<file path="flow/config.mk">
export PLATFORM = sky130hd
export DESIGN_NAME = core_top
export DESIGN_NICKNAME = core_top
export VERILOG_FILES = /design/flow/design.v
export SDC_FILE = /design/flow/constraint.sdc
export NUM_CORES = 4
export LEC_CHECK = 0
export ABC_AREA = 1
export CAP_MARGIN = 20
export CORE_ASPECT_RATIO = 0.53
export CORE_MARGIN = 8
export CORE_UTILIZATION = 45
export CTS_CLUSTER_SIZE = 29
export GPL_TIMING_DRIVEN = 0
export HOLD_SLACK_MARGIN = 0.15
export MIN_ROUTING_LAYER = met2
export PLACE_DENSITY_LB_ADDON = 0.25
export SETUP_SLACK_MARGIN = 4.15
export SLEW_MARGIN = 5
export TNS_END_PERCENT = 30
</file>
<file path="flow/constraint.sdc">
create_clock -name core_clock -period 15.2 [get_ports {clk}]
set_input_delay 3.0400 -clock core_clock [delete_from_list [all_inputs] [get_ports {clk}]]
set_output_delay 3.0400 -clock core_clock [all_outputs]
set_load 0.01 [all_outputs]
</file>
<file path="flow/design.v">
module Core (clk, addr_to_sram, read_data_sram, write_data, write_enable, sram_req, rom_req, addr_rom, read_data_rom, sram_op_done, clr, reg_write_enable, reg_read_index_1, reg_read_index_2, reg_write_index, reg_write_data, reg_read_data_1, reg_read_data_2);
	input clk, clr, sram_op_done;  
	output reg[18:0] addr_to_sram;
	output reg[17:0] addr_rom;  
	input[7:0] read_data_sram, read_data_rom;  
	output reg write_enable, sram_req, rom_req;  
	output reg[7:0] write_data;  
	output reg reg_write_enable;
	output reg[3:0] reg_read_index_1, reg_read_index_2, reg_write_index;
	output reg[18:0] reg_write_data;
	input[18:0] reg_read_data_1, reg_read_data_2;
	parameter ADD = 5'b00000;
	parameter SUB = 5'b00001;
	parameter CMP = 5'b00010;
	parameter AND = 5'b00011;
	parameter OR = 5'b00100;
	parameter XOR = 5'b00101;
	parameter MOV = 5'b00110;
	parameter BLT = 5'b00111;
	parameter BLTE = 5'b01000;
	parameter LOAD = 5'b01001;
	parameter STORE = 5'b01010;
	parameter JR = 5'b01011;
	parameter BE = 5'b01100;
	parameter BNE = 5'b01101;
	parameter SHIFTLI = 5'b01110;
	parameter SHIFTRI = 5'b01111;
	parameter INC = 5'b11111;
	parameter ADDI = 5'b10000;
	parameter SUBI = 5'b10001;
	parameter CMPI = 5'b10010;
	parameter ANDI = 5'b10011;
	parameter ORI = 5'b10100;
	parameter XORI = 5'b10101;
	parameter MOVI = 5'b10110;
	parameter LOADI = 5'b10111;
	parameter STOREI = 5'b11000;
	parameter JA = 5'b11001;
	parameter BEI = 5'b11010;
	parameter BNEI = 5'b11011;
	parameter BLTI = 5'b11100;
	parameter BLTEI = 5'b11101;
	parameter JS = 5'b11110;	
	parameter FETCH1 = 0;
	parameter DECODE1 = 1;
	parameter FETCH2 = 2;
	parameter DECODE2 = 3;
	parameter FETCH3 = 15;
	parameter DECODE3 = 16;
	parameter FETCH4 = 17;
	parameter DECODE4 = 18;
	parameter OPERATION = 4;
	parameter BRANCH = 5;
	parameter LOADSTATE = 6;
	parameter STORESTATE = 7;
	parameter I_OPERATION = 8;
	parameter I_BRANCH = 9;
	parameter I_LOAD = 10;
	parameter I_STORE = 11;
	parameter I_STORE2 = 19;
	parameter LOADSTATE2 = 12;
	parameter I_LOAD2 = 13;
	parameter STORESTATE2 = 14;
	reg[4:0] state; 
	reg[17:0] PC; 
	reg neg_flag; 
	reg zero_flag; 
	reg[4:0] OPCODE; 
	reg[19:0] immd; 
	reg load_sram; 
	always @ (*) begin
		addr_rom = 19'd0;
		sram_req = 1'b0;
		write_enable = 0;
		reg_write_data = 0;
		write_data = 0;
		reg_write_enable = 0;
		rom_req = 0;
		addr_to_sram = 0;
			if(state == FETCH1) begin
				rom_req = 1'b1;
				addr_rom = PC;
			end
			else if(state == DECODE1) begin
			end
			else if(state == FETCH2) begin
				rom_req = 1;
				addr_rom = PC;
			end
			else if(state == DECODE2) begin
			end
			if(state == FETCH3) begin
				rom_req = 1;
				addr_rom = PC;
			end
			else if(state == DECODE3) begin
			end
			else if(state == FETCH4) begin
				rom_req = 1;
				addr_rom = PC;
			end
			else if(state == DECODE4) begin
			end
			else if(state == OPERATION) begin
				reg_write_enable = 1'b1;
				case(OPCODE)
					ADD: begin
							reg_write_data = reg_read_data_1 + reg_read_data_2;
					end
					SUB: begin
							reg_write_data = reg_read_data_1 - reg_read_data_2;
					end
					CMP: begin
							reg_write_data = reg_read_data_1 - reg_read_data_2;
					end
					AND: begin
							reg_write_data = reg_read_data_1 & reg_read_data_2;
					end
					OR: begin
							reg_write_data = reg_read_data_1 | reg_read_data_2;
					end
					XOR: begin
							reg_write_data = reg_read_data_1 ^ reg_read_data_2;
					end
					MOV: begin
							reg_write_data = reg_read_data_2;
					end
					SHIFTLI: begin
							reg_write_data = reg_read_data_1 << reg_read_index_2;
					end
					SHIFTRI: begin
							reg_write_data = reg_read_data_1 >> reg_read_index_2;
					end
					INC: begin
							reg_write_data = reg_read_data_1 + 1'b1;
					end
				endcase
				if(OPCODE == CMP) begin
					reg_write_enable = 1'b0;
				end
			end
			else if(state == I_BRANCH) begin
				if(OPCODE == JS) begin
						reg_write_data = PC;  
						reg_write_enable = 1;
				end
			end
			else if(state == LOADSTATE) begin
				if(reg_read_data_2 <= 20'hF)
					sram_req = 1'b1;
				else
					rom_req = 1;
				addr_to_sram = {reg_read_data_2};  
				addr_rom = {reg_read_data_2};
			end
			else if(state == LOADSTATE2) begin
				reg_write_data = load_sram ? read_data_sram : read_data_rom;  
				reg_write_enable = 1;
			end
			else if(state == I_LOAD) begin
				if(immd <= 20'hF)
					sram_req = 1'b1;
				else
					rom_req = 1;
				addr_to_sram = {immd};
				addr_rom = {immd};
			end
			else if(state == I_LOAD2) begin
				reg_write_data = load_sram ? read_data_sram : read_data_rom;  
				reg_write_enable = 1;
			end
			else if(state == STORESTATE) begin
				sram_req = 1'b1;
				write_enable = 1;
				addr_to_sram = {reg_read_data_2};
				write_data = reg_read_data_1[7:0];
			end 
			else if(state == I_STORE) begin
				sram_req = 1'b1;
				addr_to_sram = {immd};
				write_data = reg_read_data_1[7:0];
				write_enable = 1;
			end
			else if(state == I_OPERATION) begin
				reg_write_enable = 1'b1;
				case(OPCODE)
					ADDI: begin
							reg_write_data = reg_read_data_1 + immd;
					end
					SUBI:begin
							reg_write_data = reg_read_data_1 - immd;
					end
					CMPI: begin
							reg_write_data = reg_read_data_1 - immd;
					end
					ANDI: begin
							reg_write_data = reg_read_data_1 & immd;
					end
					ORI: begin
							reg_write_data = reg_read_data_1 | immd;
					end
					XORI: begin
							reg_write_data = reg_read_data_1 ^ immd;
					end
					MOVI: begin
							reg_write_data = immd;
					end
				endcase
				if(OPCODE == CMPI) begin
					reg_write_enable = 1'b0;
				end
			end
	end
	always @ (posedge clk or negedge clr) begin
			if(~clr) begin
				state <= FETCH1;
				PC <= 0;
			end
			else if(state == FETCH1) begin
				state <= DECODE1;
				PC <= PC + 1'b1;
			end
			else if(state == DECODE1) begin
				OPCODE <= read_data_rom[7:3];
				state <= FETCH2;
			end
			else if(state == FETCH2) begin
				state <= DECODE2;
				PC <= PC + 1'b1;
			end
			else if(state == DECODE2) begin
					reg_read_index_1 <= read_data_rom[7:4];	
					reg_read_index_2 <= read_data_rom[3:0];
					reg_write_index <= read_data_rom[7:4];
					immd[19:16] <= read_data_rom[3:0];
					if(OPCODE == INC || OPCODE <= MOV || OPCODE == SHIFTLI || OPCODE == SHIFTRI) begin
						state <= OPERATION;
					end
					else if(OPCODE[4] == 1'b1) begin
						state <= FETCH3;
					end
					else if(OPCODE == LOAD) begin
						state <= LOADSTATE;
					end
					else if(OPCODE == STORE) begin
						state <= STORESTATE;
					end
					else begin
						state <= BRANCH;
					end
			end
			else if(state == FETCH3) begin
				state <= DECODE3;
				PC <= PC + 1'b1;
			end
			else if(state == DECODE3) begin
				state <= FETCH4;
				immd[15:8] <= read_data_rom;
			end
			else if(state == FETCH4) begin
				state <= DECODE4;
				PC <= PC + 1'b1;
			end
			else if(state == DECODE4) begin
				immd[7:0] <= read_data_rom;
				if(OPCODE <= MOVI) 
					state <= I_OPERATION;
				else if(OPCODE == LOADI)
					state <= I_LOAD;
				else if(OPCODE == STOREI)
					state <= I_STORE;
				else begin
					if(OPCODE == JS) 
						reg_write_index <= 4'd3;
					state <= I_BRANCH;
				end
			end
			else if(state == OPERATION || state == I_OPERATION) begin
				if(reg_write_data == 0) begin
					zero_flag <= 1; 
				end
				else begin
					zero_flag <= 0;
				end
				if(reg_write_data[18] == 1'b1) begin
					neg_flag <= 1;
				end
				else begin
					neg_flag <= 0;
				end
				state <= FETCH1;
			end
			else if(state == BRANCH) begin
				case(OPCODE)
					BLT: begin
						if(neg_flag) 
							PC <= reg_read_data_1;
					end
					BLTE: begin
						if(neg_flag || zero_flag) 
							PC <= reg_read_data_1;
					end
					JR: begin
						PC <= reg_read_data_1;
					end
					BE: begin
						if(zero_flag)
							PC <= reg_read_data_1;
					end
					BNE: begin
						if(!zero_flag) 
							PC <= reg_read_data_1;
					end
				endcase
				state <= FETCH1;
			end 
			else if(state == I_BRANCH) begin
				case(OPCODE)
					BLTI: begin
						if(neg_flag) 
							PC <= immd;
					end
					BLTEI: begin
						if(neg_flag || zero_flag) 
							PC <= immd;
					end
					JA: begin
						PC <= immd;
					end
					JS: begin
						PC <= immd;
					end
					BEI: begin
						if(zero_flag)
							PC <= immd;
					end
					BNEI: begin
						if(!zero_flag) 
							PC <= immd;
					end
				endcase
				state <= FETCH1;
			end
			else if(state == STORESTATE) begin
				state <= STORESTATE2;
			end
			else if(state == STORESTATE2) begin
				if(sram_op_done)
					state <= FETCH1;
				else
					state <= STORESTATE;
			end
			else if(state == I_STORE) begin
				state <= I_STORE2;
			end
			else if(state == I_STORE2) begin
				if(sram_op_done)
					state <= FETCH1;
				else
					state <= I_STORE;
			end
			else if(state == LOADSTATE) begin
				if(reg_read_data_2 <= 20'hF)
					load_sram <= 1'b1;
				else 
					load_sram <= 1'b0;
				state <= LOADSTATE2;
			end
			else if(state == LOADSTATE2) begin
				if((sram_op_done && load_sram) || ~load_sram)
					state <= FETCH1;
				else 
					state <= LOADSTATE;
			end
			else if(state == I_LOAD) begin
				if(immd <= 20'hF)
					load_sram <= 1'b1;
				else
					load_sram <= 1'b0;
				state <= I_LOAD2;
			end
			else if(state == I_LOAD2) begin
				if((sram_op_done && load_sram) || ~load_sram)
					state <= FETCH1;
				else
					state <= I_LOAD;
			end
	end
endmodule
module Register_File (clk,
					  we,
					  read_index_1,
					  read_index_2,
					  write_index,
					  write_data,
					  read_data_1,
					  read_data_2);
	input clk, we;
	input[3:0] read_index_1, read_index_2, write_index;
	input[18:0] write_data;
	output reg[18:0] read_data_1, read_data_2;
	reg [15:0] sp;
	reg [15:0] fp;
	reg [18:0] ra;
	reg [18:0] a0;
	reg [18:0] a1;
	reg [15:0] m0;
	reg [15:0] m1;
	reg [15:0] rv;
	reg [15:0] v0;
	reg [15:0] v1;
	reg [15:0] p0;
	reg [15:0] p1;
	reg [15:0] p2;
	reg [15:0] p3;
	reg [15:0] p4;
	always@(*) 
	begin
		case(read_index_1)
			0: read_data_1 = 0;
			1: read_data_1 = sp;
			2: read_data_1 = fp;
			3: read_data_1 = ra;
			4: read_data_1 = a0;
			5: read_data_1 = a1;
			6: read_data_1 = m0;
			7: read_data_1 = m1;
			8: read_data_1 = rv;
			9: read_data_1 = v0;
			10: read_data_1 = v1;
			11: read_data_1 = p0;
			12: read_data_1 = p1;
			13: read_data_1 = p2;
			14: read_data_1 = p3;
			15: read_data_1 = p4;
		endcase
	end
	always@(*) 
	begin
		case(read_index_2)
			0: read_data_2 = 0;
			1: read_data_2 = sp;
			2: read_data_2 = fp;
			3: read_data_2 = ra;
			4: read_data_2 = a0;
			5: read_data_2 = a1;
			6: read_data_2 = m0;
			7: read_data_2 = m1;
			8: read_data_2 = rv;
			9: read_data_2 = v0;
			10: read_data_2 = v1;
			11: read_data_2 = p0;
			12: read_data_2 = p1;
			13: read_data_2 = p2;
			14: read_data_2 = p3;
			15: read_data_2 = p4;
		endcase
	end
	always@(posedge clk)begin
		if(we) begin
			case(write_index)
				1: sp <= write_data;
				2: fp <= write_data;
				3: ra <= write_data;
				4: a0 <= write_data;
				5: a1 <= write_data;
				6: m0 <= write_data;
				7: m1 <= write_data;
				8: rv <= write_data;
				9: v0 <= write_data;
				10: v1 <= write_data;
				11: p0 <= write_data;
				12: p1 <= write_data;
				13: p2 <= write_data;
				14: p3 <= write_data;
				15: p4 <= write_data;
		endcase
	end
	end
endmodule
module core_top (
	input clk,
	input clr,
	output rom_req,
	output [17:0] rom_addr,
	input [7:0] rom_data,
	output sram_req,
	output sram_we,
	output [18:0] sram_addr,
	output [7:0] sram_wdata,
	input [7:0] sram_rdata,
	input sram_done
	);
	wire reg_write_enable;
	wire[3:0] reg_read_index_1, reg_read_index_2, reg_write_index;
	wire[18:0] reg_write_data, reg_read_data_1, reg_read_data_2;
	Core _Core(.clk(clk),
			   .addr_to_sram(sram_addr),
			   .read_data_sram(sram_rdata),
			   .write_data(sram_wdata),
			   .write_enable(sram_we),
			   .sram_req(sram_req),
			   .rom_req(rom_req),
			   .addr_rom(rom_addr),
			   .read_data_rom(rom_data),
			   .sram_op_done(sram_done),
			   .clr(clr),
			   .reg_write_enable(reg_write_enable),
			   .reg_read_index_1(reg_read_index_1),
			   .reg_read_index_2(reg_read_index_2),
			   .reg_write_index(reg_write_index),
			   .reg_write_data(reg_write_data),
			   .reg_read_data_1(reg_read_data_1),
			   .reg_read_data_2(reg_read_data_2));
	Register_File _RegisterFile(.clk(clk),
							    .we(reg_write_enable),
							    .read_index_1(reg_read_index_1),
							    .read_index_2(reg_read_index_2),
							    .write_index(reg_write_index),
							    .write_data(reg_write_data),
							    .read_data_1(reg_read_data_1),
							    .read_data_2(reg_read_data_2));
endmodule
</file>
<file path="flow/run.sh">
#!/bin/bash
# the make line also repeats each setting of config.mk as NAME=value (left out here)
make -C /OpenROAD-flow-scripts/flow DESIGN_CONFIG=/design/flow/config.mk WORK_HOME=/design/flow/orfs CLKGATE_MAP_FILE= finish
</file>
==> run notes, run 1 <==
Item: results of the latest flow run.

- The flow did not finish.
- The last stage reached is global routing.
- The first error in the log reads "[ERROR GRT-0116] Global routing finished with congestion. Check the congestion regions in the DRC Viewer".
- The congestion estimate from routability-driven global placement came to about 1.3.
- Synthesis inferred ~320 register bits.
- The most used standard cell by instance count after synthesis is nand2_1.
- The count of instantiated cells in the yosys netlist is 3409.
- The number of hold buffers added after CTS is 0.
- The horizontal die dimension reported for this design is about 330 µm.
- Per the CTS log, the maximum H-tree level is 2.
- The most area-hungry cell type in the Yosys netlist is edfxtp_1.
- By area the synthesized netlist is led by edfxtp_1 35%, nand2_1 17%, nor2_1 6.8%.
- The dominant synthesized flop cell is edfxtp_1.
- The fraction of registers with async set or reset after synthesis is 0.118.
- Per the OpenROAD floorplan log, the area of the core is roughly 54000 µm².
- The synthesized netlist occupies a cell area of 24300 µm².
- Per the CTS log, the buffer count on the longest clock path is 3.
- For this run the aggregate overflow at the end of global routing stands at 2865.
- The share of the Yosys chip area taken by registers is 0.392.
- Post-CTS repair changed the size of 0 cells.
- The fraction of the core area occupied by cells at floorplan is 0.452.
- The number of buffers added on ports is 66.
- The detailed placer reported the number of placed instances as 4235.
- The Yosys warning count is 2.
- The complex-gate fraction of the synthesized area is 0.132.
- The number of enable-type register cells in the synthesized netlist is ~290.
- The cell count after synthesis is ~3400.
- The report lists the number of standard-cell rows as slightly above 60.
- Once detailed placement completed, the half-perimeter wirelength came to 110 mm.
- The CTS buffer count is 34.
- For this run, the chip area from Yosys synthesis comes to between 20000 and 25000 µm².
- Synthesis instantiated between 50 and 60 different standard cells from the library.
- Measured against the total synthesized area, the mux share comes to 0.
- The commonest cells after synthesis are 1088 x nand2_1, 438 x nor2_1, 285 x edfxtp_1.
- Of the post-synthesis cell area, the dominant cell type holds 0.353.
- The number of buffers inserted to repair setup after CTS is 0.
- The floorplan step defined a die boundary enclosing 62000 µm².
- The clock tree has to reach 323 sinks.
- The prevailing logic family in the synthesized netlist is simple AND/OR/NAND/NOR gates.
- The cell chosen for the clock root is clkbuf_16.
- Overall routing resource usage recorded by global route was 0.854.
- The simple-gate area share of the yosys netlist is 0.337.
- The net count of the mapped netlist is roughly 3500.
- The synthesized-area fraction occupied by adder cells is 0.0620.
- Of the total synthesized cell area, the portion taken by XOR and XNOR cells is 0.0116.
- The number of primary I/O pins is 67.
- The mean area per synthesized cell is between 7 and 8 µm².
- The die boundary height is between 150 and 200 µm.
metrics by stage:
stage	hold slack (ns)	cell area, µm²	setup WS (ns)	total power, mW	utilization
CTS	0.380	27400	6.63	3.79	0.511
detailed placement	0.365	26200	7.23	2.85	0.489
global placement	0.358	25800	7.16	2.85	0.481
floorplan	0.352	24300	9.80	2.06	-
layer usage:
layer,overflow,global-route usage
met4,45,0.487
met2,48,0.777
met5,200,0.959
met1,-,-
met3,2572,1.16
==> run 2: changes to the inputs <==
- CTS_CLUSTER_SIZE: 29 -> 67
- GPL_TIMING_DRIVEN: 0 -> 1
- SETUP_SLACK_MARGIN: 4.15 -> default
==> run 2 against run 1 <==
Against the previous run:
- area after synthesis stayed put
- synthesized cell count is the same
- the flow again stops in global routing
- die size is the same
==> run notes, run 2 <==
Item: results of the latest flow run.

- The level count of the clock H-tree is 2 (unchanged).
- The fraction of registers with async set or reset after synthesis was 0.118 (unchanged).
- The count of instantiated cells in the yosys netlist is 3409 (unchanged).
- The most used standard cell by instance count after synthesis is nand2_1 (unchanged).
- The number of hold buffers added after CTS is 0 (unchanged).
- Recorded from the global router log, the overflow total was 1718.
- The cell count after synthesis is 3409 (unchanged).
- The synthesized-area fraction occupied by adder cells is 0.0620 (unchanged).
- The die boundary height is 185 µm (unchanged).
- The overall die area came to 62000 µm² (unchanged).
- The number of enable-type register cells in the synthesized netlist came to 285 (unchanged).
- The horizontal die dimension is 335 µm (unchanged).
- The number of buffers added on ports is 66 (unchanged).
- Outcome: stopped before the end (unchanged).
- The fraction of the core area occupied by cells at floorplan is 0.452 (unchanged).
- The core box area is 53700 µm² (unchanged).
- The site row count is 62 (unchanged).
- The Yosys warning count is 2 (unchanged).
- The post-place setup slack is 7.86 ns (was 7.23 ns).
- The number of primary I/O pins is 67 (unchanged).
- The number of buffers inserted to repair setup after CTS is 0 (unchanged).
- The overall routing resource usage is 0.814.
- The CTS buffer count is 34 (unchanged).
- The HPWL reported at the end of detailed placement is 98.9 mm (was 110 mm).
- The mean area per synthesized cell was 7.11 µm² (unchanged).
- The cell chosen for the clock root is clkbuf_16 (unchanged).
- The total of flip-flops plus latches after synthesis is 323 (unchanged).
- The number of sinks driven by the clock tree was 323 (unchanged).
- The mapped cell area is 24300 µm² (unchanged).
- The number of instances resized during post-cts repair is 0 (unchanged).
- The routability congestion estimate is 1.29 (was 1.26).
- The simple-gate area share of the yosys netlist is 0.337 (unchanged).
- The last stage reached is global routing (unchanged).
- The buffer levels on the longest clock path came to 3 (unchanged).
- The post-synthesis xor/xnor area fraction is 0.0116 (unchanged).
- The synthesized chip area reported by yosys was 24300 µm² (unchanged).
- The portion of netlist area occupied by mux cells was 0 (unchanged).
- The dominant synthesized flop cell was edfxtp_1 (unchanged).
- The share of the synthesized area in the top cell type was 0.353 (unchanged).
- The sequential share of the synthesized area came to 0.392 (unchanged).
- The complex-gate fraction of the synthesized area came to 0.132 (unchanged).
- The net count of the mapped netlist was 3547 (unchanged).
- Synth cell count leaders: 1088 x nand2_1, 438 x nor2_1, 285 x edfxtp_1 (unchanged).
- First logged error message: [ERROR GRT-0116] Global routing finished with congestion. Check the congestion regions in the DRC Viewer (unchanged).
- Main area contributors: edfxtp_1 35%, nand2_1 17%, nor2_1 6.8% (unchanged).
- The most area-hungry cell type in the Yosys netlist is edfxtp_1 (unchanged).
- The prevailing logic family in the synthesized netlist was simple AND/OR/NAND/NOR gates (unchanged).
- The count of different cell masters after synthesis was 57 (unchanged).
- The placed standard-cell area is 26000 µm² (was 26200 µm²).
[run 2: routing by layer]
metal	GRT usage	GRT overflow
met5	0.891	163
met4	0.502	32
met3	1.04	1488
met2	0.782	35
met1	-	-
[run 2: metrics by stage]
step                      total power [mW]  std cells
after floorplan                       2.06       3409
after global placement                2.78       4169
after detailed placement              2.77       4170
after CTS                             3.66       4232
==> run 3: changes to the inputs <==
- ABC_AREA: 1 -> default
- CORE_ASPECT_RATIO: 0.53 -> default
- CORE_MARGIN: 8 -> 2
- CORE_UTILIZATION: 45 -> 58
- CTS_CLUSTER_SIZE: 67 -> default
- GPL_TIMING_DRIVEN: 1 -> default
- HOLD_SLACK_MARGIN: 0.15 -> default
- MIN_ROUTING_LAYER: met2 -> default
- PLACE_DENSITY_LB_ADDON: 0.25 -> default
- SETUP_SLACK_MARGIN: default -> -0.4
- SLEW_MARGIN: 5 -> 20
- TNS_END_PERCENT: 30 -> 5
- clock period: 15.2 -> 4.78 ns (I/O delays scaled with it)
==> run 3 against run 2 <==
Against the previous run:
- now fails the layout checks on negative setup slack
- area after synthesis increased by 2.0%
- die size down 28%
- synthesized cell count fell by 22%
==> run notes, run 3 <==
Synthesis and place-and-route results.

- Outcome: failed layout checks (was stopped before the end).
- The violated checks flagged are negative setup slack.
- The share of total power in the clock network is 0.312.
- The share of total power dissipated in sequential elements is 0.374.
- Together, buffers and inverters on the worst path number 2.
- The first-pass GRT wire length is between 150 and 200 mm.
- The largest single stage delay on the critical path is between 0.5 and 0.6 ns.
- After detailed routing, the number of vias per cell comes to between 7 and 8.
- The number of failing hold endpoints at the final stage is 0.
- The core box area was 42000 µm² (was 53700 µm²).
- The internal power consumption is ~5.9 mW.
- The mean area per synthesized cell was 9.31 µm² (was 7.11 µm²).
- Hold is met by around 0.44 ns.
- The most used standard cell by instance count after synthesis is edfxtp_1 (was nand2_1).
- The first detailed-routing pass took 20 iterations.
- The switching part of the total power is 0.351.
- The final number of max-transition violations is 0.
- The required time reported for the critical path endpoint is 5.16 ns.
- The total power density per cell area is between 200 and 300 nW/µm².
- The worst slew margin relative to its limit is 0.175.
- The TritonCTS clock tree is done.
- The largest voltage drop on the vdd net is approximately 0.00040 V.
- The share of total power dissipated in combinational logic is 0.314.
- Counting I/O delays and the setup requirement, the final critical path takes around 6.5 ns.
- The number of primary I/O pins is 67 (unchanged).
- The prevailing logic family in the synthesized netlist is AND-OR/OR-AND gates (was simple AND/OR/NAND/NOR gates).
- The fmax is roughly 150 MHz.
- The number of sinks driven by the clock tree is 323 (unchanged).
- The cell chosen for the clock root is clkbuf_16 (unchanged).
- The final net count is around 3300.
- The final routed wirelength across all metal layers is approximately 130 mm.
- The mapped cell area is 24700 µm² (was 24300 µm²).
- The horizontal die dimension came to 211 µm (was 335 µm).
- The buffer levels on the longest clock path came to 3 (unchanged).
- The slowest stage of the critical path belongs to the cell or4_4.
- Between the synthesized netlist and the finished layout, the area growth was recorded as 31.2%.
- The report lists the cells along the critical path as buf_12 -> buf_8 -> nand2b_4 -> nor2_2 -> a221o_1 -> or4_4 -> or3_4 -> nor2_4 -> and4_1 -> nor2_1 -> xnor2_1 -> nor2_1 -> ha_1 -> and3_4 -> o21a_1 -> a2111oi_4 -> o31ai_4 -> xor2_1 -> a221oi_2 -> a21oi_4 -> or4_1 -> or4_1 -> or4_1 -> nor4_2.
- Sequential power for this build is 3.41 mW.
- The power group with the highest consumption is registers.
- The layout has 2791 filler cells.
- The overall die area is 44300 µm² (was 62000 µm²).
- The total of flip-flops plus latches after synthesis came to 323 (unchanged).
- Per the post-route antenna check, the number of violating nets is 0.
- Setup repair after global routing could not meet its margin everywhere.
- STA shows the worst min-delay path finishing at _Core.state[5]$_DFF_PN0_.
- The HPWL reported at the end of detailed placement is 95.2 mm (was 98.9 mm).
- The dominant synthesized flop cell is edfxtp_1 (unchanged).
- In this run the register-to-register setup slack is -1.70 ns.
- In the post-route analysis, the smallest setup slack over all paths is -1.70 ns.
- The sequential share of the synthesized area was 0.384 (was 0.392).
- The number of global-route vias before repair is about 28000.
- The fraction of the core area occupied by cells at floorplan is 0.589 (was 0.452).
- Across all layers, the routed design uses 29011 vias.
- Per the GRT congestion report, total overflow comes to 0.
- The count of instantiated cells in the yosys netlist was 2659 (was 3409).
- The number of enable-type register cells in the synthesized netlist is 285 (unchanged).
- The post-place setup slack is -1.60 ns (was 7.86 ns).
- Main area contributors: edfxtp_1 35%, ha_1 5.9%, a21oi_1 4.2% (was edfxtp_1 35%, nand2_1 17%, nor2_1 6.8%).
- The worst setup path is of the flop to flop kind.
- The clock insertion delay at the later pin of the skew report is 0.60 ns.
- The last element of the critical path is _Core.zero_flag$_DFFE_PP_.
- In the final layout, the multi-input gates occupy about 15000 µm².
- The storage element area is 9510 µm².
- The data arrival time reported for the critical path is about 7 ns.
- The cell count after synthesis is 2659 (was 3409).
- The portion of netlist area occupied by mux cells was 0.0565 (was 0).
- The placed standard-cell area came to 30300 µm² (was 26000 µm²).
- The standby leakage power is 12.8 nW.
- The CTS buffer count is 36 (was 34).
- The level count of the clock H-tree is 2 (unchanged).
- The STA report counts the stages on the worst setup path as 24.
- Entering global routing, the biggest net connects approximately 50 pins.
- The synthesized chip area reported by yosys is 24700 µm² (was 24300 µm²).
- The switching power is between 3 and 4 mW.
- The most area-hungry cell type in the Yosys netlist is edfxtp_1 (unchanged).
- Synth cell count leaders: 285 x edfxtp_1, 209 x a21oi_1, 198 x nand2_1 (was 1088 x nand2_1, 438 x nor2_1, 285 x edfxtp_1).
- The startpoint identified for the worst hold timing path is _Core.state[10]$_DFF_PN0_.
- The net count of the mapped netlist came to 2797 (was 3547).
- The synthesized-area fraction occupied by adder cells is 0.0608 (was 0.0620).
- The post-route setup TNS is -124.09 ns.
- After detailed routing, the average wire length per cell comes to 34.9 µm.
- STA classifies the critical path endpoint as a flop.
- The complex-gate fraction of the synthesized area is 0.252 (was 0.132).
- The overall routing resource usage is 0.587.
- The clock-pin transition on the worst setup and hold timing paths is around 0.06 ns.
- The share of the synthesized area in the top cell type is 0.346 (was 0.353).
- The post-synthesis xor/xnor area fraction is 0.0226 (was 0.0116).
- The power in the clock group is approximately 2.8 mW.
- The number of cells on the worst hold path is listed as 0.
- The transition time recorded at the tightest slew-check pin is 1.21 ns.
- The site row count is 75 (was 62).
- The worst setup path is launched from a flop.
- Counting stages on the worst path, the most repeated cell is or4_1.
- The Yosys warning count is 2 (unchanged).
- The finished cells cover about 32000 µm².
- The highest net fanout along the worst path is 7.
- STA shows the worst reg2reg path with a cell count of 24.
- STA lists the endpoint of the worst register-to-register path as _Core.zero_flag$_DFFE_PP_.
- The launch point of the worst path is _Core.reg_read_index_2[1]$_DFFE_PP_.
- The setup skew after layout is 0.0523 ns.
- The die boundary height is 211 µm (was 185 µm).
- Across all stage logs, warnings added up to ~70.
- The routability congestion estimate is 1.19 (was 1.29).
- The final setup violation count is ~250.
- Max-cap violations in this run came to 0.
- Of the available clock period, the critical path in the final layout requires 1.36.
- The cell family contributing the most delay on the critical path is simple AND/OR/NAND/NOR gates.
- The kind of path behind the tightest hold check is flop to flop.
- The initial antenna violation count is 13.
- The simple-gate area share of the yosys netlist is 0.170 (was 0.337).
- The number of buffers added on ports is 66 (unchanged).
- The combinational cell power is about 2.9 mW.
- The fraction of registers with async set or reset after synthesis was 0.118 (unchanged).
- The source of the worst register-to-register timing path is _Core.reg_read_index_2[1]$_DFFE_PP_.
- The violation count after the first detailed-routing iteration is 6325.
- The count of different cell masters after synthesis is 96 (was 57).
- The script parses the final routing iteration and logs DRC violations as 0.
-- run 3: final cells by class --
cell class,count,share of cell area
Multi-Input combinational cell,2030,0.454
Timing Repair Buffer,727,0.186
Inverter,93,0.0107
Tap cell,539,0.0208
Clock buffer,43,0.0285
Clock inverter,20,0.00701
Sequential cell,323,0.293
Antenna cell,5,0.000385
-- run 3: layer usage --
metal / share of wire / GRT usage
met1: 0.31 / 0.658
met2: 0.39 / 0.818
met3: 0.17 / 0.266
met4: 0.13 / 0.570
met5: 0.00046 / 0
-- run 3: timing repair --
item | in CTS | in global routing
setup endpoints to repair | 107 | 181
gates resized | 88 | 90
pin swaps | 26 | 24
cloned | 0 | 2
buffers inserted | 14 | 25
hold buffers | 0 | 0
-- run 3: metrics by stage --
stage                     power, mW   util  std cells
final                          9.12  0.773       3780
after CTS                      8.77  0.757       3751
after global placement         5.89  0.720       3680
after detailed placement       5.94  0.720       3680
after global routing           9.26  0.772       3777
after floorplan                4.66      -       2659
==> run 4: changes to the inputs <==
- ABC_AREA: default -> 0
- CAP_MARGIN: 20 -> 5
- CORE_ASPECT_RATIO: default -> 1.82
- CTS_CLUSTER_DIAMETER: default -> 271
- GPL_ROUTABILITY_DRIVEN: default -> 0
- MIN_ROUTING_LAYER: default -> met1
- PLACE_DENSITY_LB_ADDON: default -> 0.19
- SETUP_SLACK_MARGIN: -0.4 -> 0.98
- TNS_END_PERCENT: 5 -> 70
- clock period: 4.78 -> 5.94 ns (I/O delays scaled with it)
==> run 4 against run 3 <==
Against the previous run:
- die size grew 0.17%
- the run now fails in global routing
- synthesized cell count is the same
- area after synthesis is the same
==> run notes, run 4 <==
Item: results of the latest flow run.

- After global routing the overflow that remains totals around 130.
- The first error in the log reads "[ERROR GRT-0116] Global routing finished with congestion. Check the congestion regions in the DRC Viewer".
- The fraction of registers with async set or reset after synthesis was 0.118 (unchanged).
- The buffer levels on the longest clock path was 3 (unchanged).
- The number of primary I/O pins is 67 (unchanged).
- The share of the synthesized area in the top cell type came to 0.346 (unchanged).
- Outcome: stopped before the end (was failed layout checks).
- The placed standard-cell area is 27900 µm² (was 30300 µm²).
- The number of buffers added on ports was 66 (unchanged).
- The complex-gate fraction of the synthesized area is 0.252 (unchanged).
- The number of sinks driven by the clock tree is 323 (unchanged).
- The overall die area is 44400 µm² (was 44300 µm²).
- The most used standard cell by instance count after synthesis is edfxtp_1 (unchanged).
- The dominant synthesized flop cell is edfxtp_1 (unchanged).
- The core box area is 42400 µm² (was 42000 µm²).
- The most area-hungry cell type in the Yosys netlist was edfxtp_1 (unchanged).
- The post-synthesis xor/xnor area fraction is 0.0226 (unchanged).
- The cell chosen for the clock root was clkbuf_16 (unchanged).
- The level count of the clock H-tree came to 1 (was 2).
- Main area contributors: edfxtp_1 35%, ha_1 5.9%, a21oi_1 4.2% (unchanged).
- The horizontal die dimension is 157 µm (was 211 µm).
- The CTS buffer count is 29 (was 36).
- Synth cell count leaders: 285 x edfxtp_1, 209 x a21oi_1, 198 x nand2_1 (unchanged).
- The site row count is 102 (was 75).
- The portion of netlist area occupied by mux cells is 0.0565 (unchanged).
- The cell count after synthesis came to 2659 (unchanged).
- The synthesized-area fraction occupied by adder cells is 0.0608 (unchanged).
- The number of hold buffers added after CTS is 0 (unchanged).
- The Yosys warning count is 2 (unchanged).
- The net count of the mapped netlist came to 2797 (unchanged).
- The simple-gate area share of the yosys netlist was 0.170 (unchanged).
- The count of different cell masters after synthesis is 96 (unchanged).
- The die boundary height is 283 µm (was 211 µm).
- The prevailing logic family in the synthesized netlist is AND-OR/OR-AND gates (unchanged).
- The number of enable-type register cells in the synthesized netlist is 285 (unchanged).
- It got as far as global routing and failed there.
- The HPWL reported at the end of detailed placement came to 90.5 mm (was 95.2 mm).
- The post-place setup slack is -0.266 ns (was -1.60 ns).
- The synthesized chip area reported by yosys is 24700 µm² (unchanged).
- The mean area per synthesized cell is 9.31 µm² (unchanged).
- The mapped cell area is 24700 µm² (unchanged).
- Total global-route track usage over all layers is 0.663.
- The fraction of the core area occupied by cells at floorplan is 0.584 (was 0.589).
- The count of instantiated cells in the yosys netlist is 2659 (unchanged).
- The total of flip-flops plus latches after synthesis is 323 (unchanged).
- The sequential share of the synthesized area is 0.384 (unchanged).
[run 4: layer usage]
metal  global-route usage  GRT overflow
met2                0.859            69
met3                0.478             2
met5                0.163             0
met4                0.675            58
met1                0.647             1
[run 4: repair_timing]
action,4_1_cts
resized,145
hold endpoints to repair,0
endpoints found under the setup margin,164
pin swaps,31
buffers inserted,34
cloned,2
[run 4: through the flow]
step                      std cells  TNS (ns)  utilization
after CTS                      3489   -0.0651        0.699
after detailed placement       3400    -0.266        0.658
after global placement         3400    -0.119        0.658
after floorplan                2659    -0.167            -
==> run 5: changes to the inputs <==
- ABC_AREA: 0 -> 1
- CAP_MARGIN: 5 -> 20
- CORE_ASPECT_RATIO: 1.82 -> 0.53
- CORE_UTILIZATION: 58 -> 40
- CTS_CLUSTER_DIAMETER: 271 -> default
- GPL_ROUTABILITY_DRIVEN: 0 -> default
- GPL_TIMING_DRIVEN: default -> 0
- HOLD_SLACK_MARGIN: default -> 0.15
- MIN_ROUTING_LAYER: met1 -> met2
- PLACE_DENSITY: default -> 0.75
- PLACE_DENSITY_LB_ADDON: 0.19 -> default
- SETUP_SLACK_MARGIN: 0.98 -> default
- SLEW_MARGIN: 20 -> 5
- TNS_END_PERCENT: 70 -> default
- clock period: 5.94 -> 15.2 ns (I/O delays scaled with it)
==> run 5 against run 4 <==
Against the previous run:
- the run again fails in global routing
- area after synthesis fell by 2.0%
- synthesized cell count rose by 28%
- die size rose by 41%
==> run notes, run 5 <==
Item: results of the latest flow run.

- The post-synthesis xor/xnor area fraction was 0.0116 (was 0.0226).
- First logged error message: [ERROR GRT-0116] Global routing finished with congestion. Check the congestion regions in the DRC Viewer (unchanged).
- Main area contributors: edfxtp_1 35%, nand2_1 17%, nor2_1 6.8% (was edfxtp_1 35%, ha_1 5.9%, a21oi_1 4.2%).
- The core box area is 59700 µm² (was 42400 µm²).
- The number of cells in the design after placement is 4301 (was 3400).
- The last stage reached is global routing (unchanged).
- The horizontal die dimension is 342 µm (was 157 µm).
- The number of primary I/O pins is 67 (unchanged).
- The mapped cell area is 24300 µm² (was 24700 µm²).
- Routability-driven placement finished with a final weighted congestion of 1.26.
- Synth cell count leaders: 1088 x nand2_1, 438 x nor2_1, 285 x edfxtp_1 (was 285 x edfxtp_1, 209 x a21oi_1, 198 x nand2_1).
- The overall die area is 62700 µm² (was 44400 µm²).
- The count of different cell masters after synthesis came to 57 (was 96).
- The number of enable-type register cells in the synthesized netlist is 285 (unchanged).
- The number of instances resized during post-cts repair is 0 (was 145).
- The synthesized chip area reported by yosys is 24300 µm² (was 24700 µm²).
- The Yosys warning count is 2 (unchanged).
- The cell count after synthesis is 3409 (was 2659).
- The number of buffers inserted to repair setup after CTS is 0 (was 34).
- The simple-gate area share of the yosys netlist is 0.337 (was 0.170).
- The complex-gate fraction of the synthesized area was 0.132 (was 0.252).
- The overall overflow remaining after global route is 3037.
- The fraction of the core area occupied by cells at floorplan came to 0.406 (was 0.584).
- The sequential share of the synthesized area is 0.392 (was 0.384).
- The total of flip-flops plus latches after synthesis was 323 (unchanged).
- The synthesized-area fraction occupied by adder cells came to 0.0620 (was 0.0608).
- Outcome: stopped before the end (unchanged).
- The most area-hungry cell type in the Yosys netlist is edfxtp_1 (unchanged).
- The number of sinks driven by the clock tree was 323 (unchanged).
- The HPWL reported at the end of detailed placement is 115 mm (was 90.5 mm).
- The CTS buffer count is 35 (was 29).
- The level count of the clock H-tree is 2 (was 1).
- The prevailing logic family in the synthesized netlist is simple AND/OR/NAND/NOR gates (was AND-OR/OR-AND gates).
- The share of the synthesized area in the top cell type is 0.353 (was 0.346).
- The dominant synthesized flop cell is edfxtp_1 (unchanged).
- The portion of netlist area occupied by mux cells came to 0 (was 0.0565).
- The mean area per synthesized cell is 7.11 µm² (was 9.31 µm²).
- The die boundary height is 183 µm (was 283 µm).
- The number of hold buffers added after CTS is 0 (unchanged).
- The overall routing resource usage is 0.887.
- The fraction of registers with async set or reset after synthesis came to 0.118 (unchanged).
- The most used standard cell by instance count after synthesis is nand2_1 (was edfxtp_1).
- The site row count came to 65 (was 102).
- The number of buffers added on ports came to 66 (unchanged).
- The net count of the mapped netlist is 3547 (was 2797).
- The cell chosen for the clock root is clkbuf_16 (unchanged).
- The count of instantiated cells in the yosys netlist is 3409 (was 2659).
- The buffer levels on the longest clock path came to 3 (unchanged).
run 5: metal layers:
metal,overflow,global-route usage
met5,239,1.04
met4,25,0.456
met3,2728,1.21
met2,45,0.816
met1,-,-
run 5: metrics by stage:
| stage | setup WS [ns] | cell area, µm² | hold slack (ns) |
|---|---|---|---|
| after floorplan | 9.80 | 24300 | 0.352 |
| after global placement | 7.14 | 25900 | 0.357 |
| after detailed placement | 7.17 | 26300 | 0.372 |
| after CTS | 6.56 | 27500 | 0.387 |
==> run 6: changes to the inputs <==
- ABC_AREA: 1 -> default
- CORE_ASPECT_RATIO: 0.53 -> default
- GPL_TIMING_DRIVEN: 0 -> default
- HOLD_SLACK_MARGIN: 0.15 -> default
- MIN_ROUTING_LAYER: met2 -> default
- PLACE_DENSITY: 0.75 -> 0.6
- SLEW_MARGIN: 5 -> 20
- clock period: 15.2 -> 8.57 ns (I/O delays scaled with it)
==> run 6 against run 5 <==
Against the previous run:
- now clean on timing, DRC and antenna
- die size rose by 1.8%
- synthesized cell count fell by 22%
- area after synthesis rose by 2.0%
==> run notes, run 6 <==
Synthesis and place-and-route results.

- Outcome: no timing/DRC/antenna violations (was stopped before the end).
- Of the total power, combinational logic draws 0.258.
- The biggest cell delay along the critical path is approximately 0.94 ns.
- The flow reported a cell area power density of between 150 and 200 nW/µm².
- The slowest cell on the critical path is edfxtp_1.
- The buffer levels on the longest clock path came to 3 (unchanged).
- The count of instantiated cells in the yosys netlist is 2659 (was 3409).
- The post-synthesis xor/xnor area fraction was 0.0226 (was 0.0116).
- The overall die area is 63900 µm² (was 62700 µm²).
- The overall routing resource usage is 0.421.
- The number of instances resized during post-cts repair is 0 (unchanged).
- After detailed routing, the number of vias per cell comes to 7.17.
- The net switching power in the latest report is roughly 1.7 mW.
- The number of hold buffers added after CTS is 0 (unchanged).
- The power group with the highest consumption is registers.
- Of the total power, registers draw 0.393.
- The internal power consumption is 3.17 mW.
- The mean area per synthesized cell is 9.31 µm² (was 7.11 µm²).
- The pin count of the biggest net entering global routing is around 92.
- The post-detailed-route count of antenna-violating nets is 0.
- The dominant synthesized flop cell is edfxtp_1 (unchanged).
- The critical path class is flop to flop.
- In the detailed route, the total length drawn on met3 is approximately 14 mm.
- The cell count after synthesis is 2659 (was 3409).
- The number of sinks driven by the clock tree is 323 (unchanged).
- The final standard cell count with taps included and fillers excluded is approximately 3500.
- The number of buffers inserted to repair setup after CTS is 0 (unchanged).
- The number of primary I/O pins is 67 (unchanged).
- The number of enable-type register cells in the synthesized netlist came to 285 (unchanged).
- The number of cells in the design after placement is 3458 (was 4301).
- The fraction of the core area occupied by cells at floorplan is 0.403 (was 0.406).
- The level count of the clock H-tree was 2 (unchanged).
- The initial antenna violation count is 3.
- The average wire per cell in the routed design is 38.7 µm.
- The share of the synthesized area in the top cell type came to 0.346 (was 0.353).
- In the final report, the number of pins over their slew limit comes to 0.
- The critical path starts at _Core.reg_read_index_2[3]$_DFFE_PP_.
- The switching part of the total power is 0.353.
- The capture point of the worst reg-to-reg path is _Core.zero_flag$_DFFE_PP_.
- The number of design rule violations left after detail routing is 0.
- The total stage count of the critical path is 21.
- The Yosys warning count came to 2 (unchanged).
- The portion of netlist area occupied by mux cells came to 0.0565 (was 0).
- The flop-to-flop setup slack is between 0.4 and 0.5 ns.
- Synth cell count leaders: 285 x edfxtp_1, 209 x a21oi_1, 198 x nand2_1 (was 1088 x nand2_1, 438 x nor2_1, 285 x edfxtp_1).
- The wire length recorded after detailed routing is ~140 mm.
- The count of different cell masters after synthesis came to 96 (was 57).
- The cell class contributing the biggest share of worst-path delay is AND-OR/OR-AND gates.
- The last element of the critical path is _Core.zero_flag$_DFFE_PP_.
- The prevailing logic family in the synthesized netlist was AND-OR/OR-AND gates (was simple AND/OR/NAND/NOR gates).
- The routability congestion estimate is 1.09 (was 1.26).
- STA classifies the critical path startpoint as a flop.
- The worst slew margin relative to its limit is 0.209.
- Of all nets on the critical path, the largest fanout is 18.
- The horizontal die dimension is 253 µm (was 342 µm).
- The synthesized-area fraction occupied by adder cells was 0.0608 (was 0.0620).
- In the hold timing report, the worst path depth is 0.
- The net count of the mapped netlist came to 2797 (was 3547).
- The cell chosen for the clock root is clkbuf_16 (unchanged).
- The complex-gate fraction of the synthesized area was 0.252 (was 0.132).
- The share of total power in the clock network is 0.349.
- For the combinational group, total power comes out at around 1.3 mW.
- The clock reaches the later pin of the worst-skew pair after slightly below 0.6 ns.
- The final timing report derives a shortest allowable period of ~8.1 ns.
- The endpoint class of the critical path is a flop.
- The worst reg-to-reg path cell count is 21.
- The final design utilization is 0.457.
- Setup repair after global routing left no endpoint under its margin.
- The fill cell total of the finished layout is 5869.
- The origin of the worst min-delay path is _Core.state[10]$_DFF_PN0_.
- The area growth from synthesis to layout is 13.5%.
- The tally of OpenROAD warnings is about 67.
- The setup skew after layout is 0.0283 ns.
- The post-route report lists met1 wire length as between 50 and 60 mm.
- The die boundary height came to 253 µm (was 183 µm).
- The total power of the final layout is about 4.9 mW.
- Data arrives at the worst endpoint at 8.50 ns.
- The sequential power is approximately 1.9 mW.
- The number of global-route vias before repair is ~24000.
- The fmax is between 100 and 150 MHz.
- Looking at the hold checks, the worst path lands on _Core.state[5]$_DFF_PN0_.
- Main area contributors: edfxtp_1 35%, ha_1 5.9%, a21oi_1 4.2% (was edfxtp_1 35%, nand2_1 17%, nor2_1 6.8%).
- The detailed route wirelength on metal2 is between 60 and 70 mm.
- The violation count after the first detailed-routing iteration is 4153.
- The total of flip-flops plus latches after synthesis is 323 (unchanged).
- The most area-hungry cell type in the Yosys netlist was edfxtp_1 (unchanged).
- The first global-routing pass estimated 188 mm of wire.
- The data required time reported for the critical path is around 9.0 ns.
- The power report puts the leakage power at between 10 and 15 nW.
- The timing report shows the most common cell along the critical path to be or4_1.
- The TritonCTS clock tree is done.
- The simple-gate area share of the yosys netlist is 0.170 (was 0.337).
- The most used standard cell by instance count after synthesis was edfxtp_1 (was nand2_1).
- The fraction of registers with async set or reset after synthesis was 0.118 (unchanged).
- The final setup violation count is 0.
- The vias after detailed routing is roughly 25000.
- The HPWL reported at the end of detailed placement is 103 mm (was 115 mm).
- The power in the clock group is roughly 1.7 mW.
- Clock-pin slew was measured on the worst setup and hold paths at ~0.060 ns.
- The startpoint identified for the worst register-to-register timing path is _Core.reg_read_index_2[3]$_DFFE_PP_.
- The timing report notes that buffer and inverter cells on the critical path total 1.
- The CTS buffer count is 40 (was 35).
- The sequential share of the synthesized area is 0.384 (was 0.392).
- The tally of max-capacitance violations is 0.
- For the pin with the worst max-slew slack, the measured transition is 1.18 ns.
- The core box area is 61500 µm² (was 59700 µm²).
- The final net count is around 2800.
- The iteration count recorded for the first detailed-route pass is 9.
- The number of buffers added on ports came to 66 (unchanged).
- The mapped cell area is 24700 µm² (was 24300 µm²).
- The post-route setup TNS is 0 ns.
- The site row count is 91 (was 65).
- Summed over all layers, the global routing overflow is 0.
- The largest voltage drop on the vdd net is roughly 0.00016 V.
- The number of failing hold endpoints at the final stage is 0.
- The post-route clock period utilization is 0.945.
- After detailed routing, no signal wire sits above met5.
- The most critical min-delay path falls under flop to flop.
- The synthesized chip area reported by yosys is 24700 µm² (was 24300 µm²).
- For reference, the critical path cell chain is buf_4 -> nor2b_1 -> a22o_1 -> mux2_2 -> a211oi_2 -> nand3_1 -> o31ai_1 -> xnor2_1 -> nor2_1 -> ha_1 -> and3_1 -> o21a_1 -> a2111oi_0 -> o31ai_1 -> xor2_1 -> a221oi_1 -> a21oi_2 -> or4_1 -> or4_1 -> or4_1 -> nor4_2.
-- run 6: metrics by stage --
step	setup slack (ns)	instance area, µm²	hold WS, ns
after detailed placement	0.717	26800	0.409
after global placement	0.872	26800	0.408
after CTS	0.689	28100	0.424
after floorplan	1.69	24700	0.352
final	0.473	28100	0.424
after global routing	0.171	28100	0.436
-- run 6: area by class of cell --
class	count	area (µm²)	share of cell area
sequential	323	9510	0.339
clock inverter	23	258	0.00918
timing repair buffer	222	1880	0.0668
antenna	1	2.50	0.0000891
multi-input combinational	2030	14100	0.501
clock buffer	47	1030	0.0366
tap	790	988	0.0352
inverter	93	349	0.0124
-- run 6: layer usage --
layer,up-vias,track usage
met4,4,0.312
met5,-,0
li1,10389,-
met1,12411,0.514
met3,550,0.0899
met2,1954,0.656
==> run 7: changes to the inputs <==
- ABC_AREA: default -> 0
- CORE_ASPECT_RATIO: default -> 1.53
- CORE_UTILIZATION: 40 -> 32
- CTS_CLUSTER_DIAMETER: default -> 264
- GPL_ROUTABILITY_DRIVEN: default -> 0
- GPL_TIMING_DRIVEN: default -> 1
- MAX_ROUTING_LAYER: default -> met4
- PLACE_DENSITY: 0.6 -> default
- PLACE_DENSITY_LB_ADDON: default -> 0.29
- TNS_END_PERCENT: default -> 55
- clock period: 8.57 -> 13.0 ns (I/O delays scaled with it)
==> run 7 against run 6 <==
Against the previous run:
- still clean on timing, DRC and antenna
- clock power is about 40% lower
- first-iteration DRC count is 9.3% higher
- core utilization is 9.5 points lower
- combinational power is 37% lower
- count of clock-buffer cells in the layout is 11 lower
- largest power group unchanged
==> run notes, run 7 <==
Synthesis and place-and-route results.

- The setup skew after layout is 0.0344 ns (was 0.0283 ns).
- The most numerous cell on the critical path is a221o_1 (was or4_1).
- The net count of the mapped netlist came to 2797 (unchanged).
- The number of primary I/O pins is 67 (unchanged).
- The synthesized-area fraction occupied by adder cells is 0.0608 (unchanged).
- The total stage count of the critical path came to 13 (was 21).
- The origin of the worst min-delay path is _Core.state[10]$_DFF_PN0_ (unchanged).
- The kind of path behind the tightest hold check is flop to flop (unchanged).
- The routed length on met1 is 41.6 mm (was 50.1 mm).
- The count of instantiated cells in the yosys netlist is 2659 (unchanged).
- The average wire per cell in the routed design is 35.8 µm (was 38.7 µm).
- The total power density per cell area is 111 nW/µm² (was 174 nW/µm²).
- The buffer levels on the longest clock path came to 3 (unchanged).
- The number of instances resized during post-cts repair is 0 (unchanged).
- The pin count of the biggest net entering global routing is 120 (was 92).
- The mean area per synthesized cell is 9.31 µm² (unchanged).
- The total power of the final layout is 3.07 mW (was 4.90 mW).
- The post-synthesis xor/xnor area fraction is 0.0226 (unchanged).
- The post-route setup TNS is 0 ns (unchanged).
- The fraction of the core area occupied by cells at floorplan is 0.322 (was 0.403).
- The source of the worst register-to-register timing path is _Core.reg_read_index_2[1]$_DFFE_PP_ (was _Core.reg_read_index_2[3]$_DFFE_PP_).
- The overall die area is 79600 µm² (was 63900 µm²).
- The TritonCTS clock tree is done (unchanged).
- The biggest cell delay along the critical path is 0.91 ns (was 0.94 ns).
- The level count of the clock H-tree is 1 (was 2).
- The complex-gate fraction of the synthesized area is 0.252 (unchanged).
- The portion of netlist area occupied by mux cells is 0.0565 (unchanged).
- The detailed route wirelength on metal2 is 58.4 mm (was 60.3 mm).
- The power group with the highest consumption is registers (unchanged).
- The highest routed metal layer was met4 (was met5).
- The final routed wirelength across all metal layers is 132 mm (was 137 mm).
- The initial antenna violation count is 10 (was 3).
- The endpoint class of the critical path is an output pin (was flop).
- The launch point of the worst path is _Core.reg_read_index_2[1]$_DFFE_PP_ (was _Core.reg_read_index_2[3]$_DFFE_PP_).
- The prevailing logic family in the synthesized netlist is AND-OR/OR-AND gates (unchanged).
- The capture point of the worst reg-to-reg path is _Core.zero_flag$_DFFE_PP_ (unchanged).
- The instance count along the most critical hold path is 0 (unchanged).
- The horizontal die dimension is 229 µm (was 253 µm).
- The required time reported for the critical path endpoint is 10.40 ns (was 8.98 ns).
- The number of global-route vias before repair is 24762 (was 24304).
- The critical path class is flop to output pin (was flop to flop).
- The number of buffers inserted to repair setup after CTS was 0 (unchanged).
- The share of the synthesized area in the top cell type came to 0.346 (unchanged).
- The most area-hungry cell type in the Yosys netlist is edfxtp_1 (unchanged).
- The combinational cell power is 804 µW (was 1.27 mW).
- The mapped cell area is 24700 µm² (unchanged).
- The Yosys warning count was 2 (unchanged).
- The number of cells in the design after placement is 3622 (was 3458).
- Main area contributors: edfxtp_1 35%, ha_1 5.9%, a21oi_1 4.2% (unchanged).
- The area growth from synthesis to layout came to 12.4% (was 13.5%).
- Outcome: no timing/DRC/antenna violations (unchanged).
- The clock insertion delay at the later pin of the skew report is 0.70 ns (was 0.59 ns).
- The via density per instance was 6.98 (was 7.17).
- The sequential power is 1.25 mW (was 1.92 mW).
- The number of buffers added on ports is 66 (unchanged).
- The overall routing resource usage is 0.338 (was 0.421).
- The final number of max-transition violations is 0 (unchanged).
- The number of hold buffers added after CTS is 0 (unchanged).
- The violation count after the first detailed-routing iteration came to 4541 (was 4153).
- The final cell area excluding filler cells is 27800 µm² (was 28100 µm²).
- The count of different cell masters after synthesis is 96 (unchanged).
- The switching part of the total power came to 0.352 (was 0.353).
- The number of failing hold endpoints at the final stage is 0 (unchanged).
- The switching power is 1.08 mW (was 1.73 mW).
- The overall overflow remaining after global route was 0 (unchanged).
- The final standard cell count with taps included and fillers excluded was 3697 (was 3529).
- The die boundary height came to 348 µm (was 253 µm).
- The portion of total power attributed to combinational logic came to 0.262 (was 0.258).
- The number of design rule violations left after detail routing is 0 (unchanged).
- The tally of max-capacitance violations is 0 (unchanged).
- The standby leakage power is 9.76 nW (was 10.1 nW).
- The final setup violation count is 0 (unchanged).
- The last element of the critical path is rom_req (was _Core.zero_flag$_DFFE_PP_).
- The detailed-routing iteration count for the pre-antenna-repair pass is 13 (was 9).
- The highest net fanout along the worst path is 119 (was 18).
- The HPWL reported at the end of detailed placement was 91.0 mm (was 103 mm).
- The cell chosen for the clock root is clkbuf_16 (unchanged).
- The first-pass GRT wire length is 187 mm (was 188 mm).
- The fmax is about 110 MHz.
- The slowest cell on the critical path is nor2b_1 (was edfxtp_1).
- The placed standard-cell area is 26500 µm² (was 26800 µm²).
- The capture endpoint of the worst hold path is _Core.state[5]$_DFF_PN0_ (unchanged).
- The post-route clock period utilization is 0.686 (was 0.945).
- The sum of buffers and inverters on the critical path is 3 (was 1).
- The largest voltage drop on the vdd net came to 0.000117 V (was 0.000164 V).
- The sequential share of power is 0.408 (was 0.393).
- The flop-to-flop setup slack was 4.40 ns (was 0.47 ns).
- The synthesized chip area reported by yosys was 24700 µm² (unchanged).
- The simple-gate area share of the yosys netlist was 0.170 (unchanged).
- The share of total power in the clock network is 0.331 (was 0.349).
- The worst hold slack was 0.444 ns (was 0.424 ns).
- The power in the clock group came to 1.02 mW (was 1.71 mW).
- The dominant synthesized flop cell was edfxtp_1 (unchanged).
- The internal power consumption is 1.99 mW (was 3.17 mW).
- The sequential share of the synthesized area is 0.384 (unchanged).
- The core box area is 76900 µm² (was 61500 µm²).
- The total of flip-flops plus latches after synthesis came to 323 (unchanged).
- Critical path, cell by cell: buf_12 -> nor2b_1 -> a22o_1 -> a221o_1 -> a221o_1 -> nor4_1 -> buf_4 -> and4_1 -> a31oi_1 -> a21oi_1 -> o21ai_0 -> a21o_1 -> clkdlybuf4s50_1 (was buf_4 -> nor2b_1 -> a22o_1 -> mux2_2 -> a211oi_2 -> nand3_1 -> o31ai_1 -> xnor2_1 -> nor2_1 -> ha_1 -> and3_1 -> o21a_1 -> a2111oi_0 -> o31ai_1 -> xor2_1 -> a221oi_1 -> a21oi_2 -> or4_1 -> or4_1 -> or4_1 -> nor4_2).
- The cell count after synthesis is 2659 (unchanged).
- The worst slew margin relative to its limit is 0.0480 (was 0.209).
- The arrival time at the worst endpoint came to 6.32 ns (was 8.50 ns).
- The worst reg-to-reg path cell count is 23 (was 21).
- The site row count came to 126 (was 91).
- The CTS buffer count is 31 (was 40).
- The most used standard cell by instance count after synthesis was edfxtp_1 (unchanged).
- The post-detailed-route count of antenna-violating nets is 0 (unchanged).
- The number of sinks driven by the clock tree came to 323 (unchanged).
- The kind of launch point of the worst setup path is a flop (unchanged).
- Setup repair after global routing missed its margin: false (unchanged).
- The final net count is 2774 (was 2848).
- The post-place setup slack is 4.87 ns (was 0.717 ns).
- The final worst setup slack is 4.08 ns (was 0.473 ns).
- The met3 wirelength from detailed routing is 15.8 mm (was 13.9 mm).
- The tally of OpenROAD warnings is 73 (was 67).
- The vias after detailed routing is 25787 (was 25308).
- The worst-margin pin slew was 1.41 ns (was 1.18 ns).
- The final critical path time including I/O delays and setup is between 8 and 9 ns.
- The number of enable-type register cells in the synthesized netlist is 285 (unchanged).
- The final design utilization is 0.362 (was 0.457).
- The fraction of registers with async set or reset after synthesis is 0.118 (unchanged).
- The fill cell total of the finished layout was 7795 (was 5869).
- Synth cell count leaders: 285 x edfxtp_1, 209 x a21oi_1, 198 x nand2_1 (unchanged).
- The cell class contributing the biggest share of worst-path delay is AND-OR/OR-AND gates (unchanged).
- The clock-pin transition on the worst setup and hold timing paths is 0.07 ns (was 0.06 ns).
[run 7: metal layers]
metal,up-vias,GRT usage
met5,-,-
met4,0,0.308
met3,956,0.127
met2,2340,0.515
met1,12271,0.336
li1,10220,-
[run 7: layout make-up]
| cell class | instances | area, µm² | share of cell area |
|---|---|---|---|
| Antenna cell | 12 | 30.0 | 0.00108 |
| Clock buffer | 36 | 805 | 0.0289 |
| Clock inverter | 22 | 292 | 0.0105 |
| Inverter | 93 | 349 | 0.0126 |
| Multi-Input combinational cell | 2030 | 14200 | 0.509 |
| Sequential cell | 323 | 9510 | 0.342 |
| Tap cell | 1024 | 1280 | 0.0461 |
| Timing Repair Buffer | 157 | 1390 | 0.0499 |
==> run 8: changes to the inputs <==
- ABC_AREA: 0 -> default
- CORE_ASPECT_RATIO: 1.53 -> default
- CORE_UTILIZATION: 32 -> 58
- CTS_CLUSTER_DIAMETER: 264 -> default
- GPL_ROUTABILITY_DRIVEN: 0 -> default
- GPL_TIMING_DRIVEN: 1 -> default
- MAX_ROUTING_LAYER: met4 -> default
- PLACE_DENSITY_LB_ADDON: 0.29 -> default
- SETUP_SLACK_MARGIN: default -> 1.31
- TNS_END_PERCENT: 55 -> 5
- clock period: 13.0 -> 5.06 ns (I/O delays scaled with it)
==> run 8 against run 7 <==
Against the previous run:
- the layout now fails its checks (negative setup slack)
- core utilization grew 40 points
- combinational power went up to 3.3 times the previous value
- register-to-register slack worse by 5.6 ns
- sequential cell count did not move
- sequential power went up to 2.6 times the previous value
- final cell count increased by 1.3%
- sequential share of layout area fell by 4.6 points
- largest cell class unchanged
- non-clock buffer count rose by 528
- wire length decreased by 1.7%
- via count is 11% higher
- clock skew increased by 0.0098 ns
==> run notes, run 8 <==
Synthesis and place-and-route results.

- Outcome: failed layout checks (was no timing/DRC/antenna violations).
- The run did not pass the layout checks because of negative setup slack.
- The final setup violation count is 168 (was 0).
- The simple-gate area share of the yosys netlist is 0.170 (unchanged).
- The number of sinks driven by the clock tree came to 323 (unchanged).
- The sum of buffers and inverters on the critical path came to 3 (unchanged).
- The number of hold buffers added after CTS was 0 (unchanged).
- The number of enable-type register cells in the synthesized netlist is 285 (unchanged).
- The biggest cell delay along the critical path is 0.54 ns (was 0.91 ns).
- The overall routing resource usage was 0.585 (was 0.338).
- The number of failing hold endpoints at the final stage is 0 (unchanged).
- The met3 wirelength from detailed routing is 22.8 mm (was 15.8 mm).
- The switching part of the total power is 0.356 (was 0.352).
- The violation count after the first detailed-routing iteration came to 6365 (was 4541).
- The total of flip-flops plus latches after synthesis is 323 (unchanged).
- The clock insertion delay at the later pin of the skew report was 0.61 ns (was 0.70 ns).
- The final routed wirelength across all metal layers is 130 mm (was 132 mm).
- The number of buffers added on ports was 66 (unchanged).
- The post-detailed-route count of antenna-violating nets was 0 (unchanged).
- The cell chosen for the clock root is clkbuf_16 (unchanged).
- The launch point of the worst path was _Core.reg_read_index_2[3]$_DFFE_PP_ (was _Core.reg_read_index_2[1]$_DFFE_PP_).
- The synthesized chip area reported by yosys came to 24700 µm² (unchanged).
- The complex-gate fraction of the synthesized area was 0.252 (unchanged).
- The fraction of registers with async set or reset after synthesis was 0.118 (unchanged).
- The worst slew margin relative to its limit is 0.154 (was 0.0480).
- The sequential share of the synthesized area came to 0.384 (unchanged).
- The via density per instance came to 7.67 (was 6.98).
- The kind of path behind the tightest hold check is flop to flop (unchanged).
- The final design utilization is 0.763 (was 0.362).
- The area occupied by multi-input gates came to 14700 µm² (was 14200 µm²).
- The fraction of the core area occupied by cells at floorplan was 0.589 (was 0.322).
- The most used standard cell by instance count after synthesis is edfxtp_1 (unchanged).
- The slowest cell on the critical path was or4_4 (was nor2b_1).
- The level count of the clock H-tree is 2 (was 1).
- The overall die area is 44300 µm² (was 79600 µm²).
- The setup skew after layout was 0.0442 ns (was 0.0344 ns).
- The post-route setup TNS came to -36.42 ns (was 0 ns).
- The mapped cell area is 24700 µm² (unchanged).
- The buffer levels on the longest clock path is 3 (unchanged).
- The number of primary I/O pins is 67 (unchanged).
- The final number of max-transition violations was 0 (unchanged).
- The area growth from synthesis to layout was 29.7% (was 12.4%).
- The routed length on met1 was 40.1 mm (was 41.6 mm).
- The site row count is 75 (was 126).
- The critical path class is flop to flop (was flop to output pin).
- The final worst setup slack is -1.18 ns (was 4.08 ns).
- The mean area per synthesized cell is 9.31 µm² (unchanged).
- The detailed-routing iteration count for the pre-antenna-repair pass is 13 (unchanged).
- The flop-to-flop setup slack is -1.18 ns (was 4.40 ns).
- The HPWL reported at the end of detailed placement came to 94.0 mm (was 91.0 mm).
- The count of instantiated cells in the yosys netlist is 2659 (unchanged).
- The Yosys warning count is 2 (unchanged).
- The most area-hungry cell type in the Yosys netlist is edfxtp_1 (unchanged).
- The TritonCTS clock tree is done (unchanged).
- The share of total power in the clock network is 0.304 (was 0.331).
- The storage element area was 9510 µm² (unchanged).
- The prevailing logic family in the synthesized netlist is AND-OR/OR-AND gates (unchanged).
- The last element of the critical path is _Core.zero_flag$_DFFE_PP_ (was rom_req).
- The internal power consumption came to 5.47 mW (was 1.99 mW).
- The net count of the mapped netlist is 2797 (unchanged).
- The power in the clock group was 2.58 mW (was 1.02 mW).
- The tally of max-capacitance violations is 0 (unchanged).
- The combinational cell power was 2.68 mW (was 804 µW).
- The number of global-route vias before repair came to 27328 (was 24762).
- The clock-pin transition on the worst setup and hold timing paths was 0.06 ns (was 0.07 ns).
- The final critical path time including I/O delays and setup is between 6 and 7 ns.
- The largest voltage drop on the vdd net is 0.000380 V (was 0.000117 V).
- The standby leakage power is 12.6 nW (was 9.76 nW).
- The core box area is 42000 µm² (was 76900 µm²).
- The post-route clock period utilization is 1.23 (was 0.686).
- Main area contributors: edfxtp_1 35%, ha_1 5.9%, a21oi_1 4.2% (unchanged).
==> run 8: stage by stage <==
| stage | worst slack [ns] | hold WS (ns) | total power [mW] | std cells | instance area [µm²] |
|---|---|---|---|---|---|
| floorplan | -1.05 | 0.352 | 4.41 | 2659 | 24900 |
| global placement | -1.14 | 0.403 | 5.50 | 3633 | 29900 |
| detailed placement | -1.26 | 0.416 | 5.57 | 3633 | 29900 |
| CTS | -1.03 | 0.427 | 8.20 | 3733 | 31900 |
| global route | -1.48 | 0.450 | 8.62 | 3738 | 32100 |
| finish | -1.18 | 0.427 | 8.49 | 3745 | 32100 |
==> run 8: per-layer routing <==
| layer | GRT usage | up-vias |
|---|---|---|
| met3 | 0.302 | 1080 |
| met5 | 0.00890 | - |
| met1 | 0.650 | 13287 |
| met2 | 0.811 | 3044 |
| met4 | 0.526 | 22 |
| li1 | - | 11293 |
==> run 8: layout make-up <==
class | count | share of cell area
multi-input cells | 2030 | 0.458
flip-flops and latches | 323 | 0.296
repair buffers | 685 | 0.177
clock buffers | 44 | 0.0297
well taps | 539 | 0.0210
inverters | 93 | 0.0111
clock inverters | 23 | 0.00530
diodes | 8 | 0.000624
==> run 8: timing repair <==
| action | 4_1_cts | 5_1_grt |
|---|---|---|
| pin swaps | 61 | 10 |
| endpoints found under the setup margin | 312 | 543 |
| gates cloned | 2 | 0 |
| resized | 176 | 29 |
| buffers inserted | 31 | 2 |
No activity file was given, so power comes from the tool's default toggle rates.
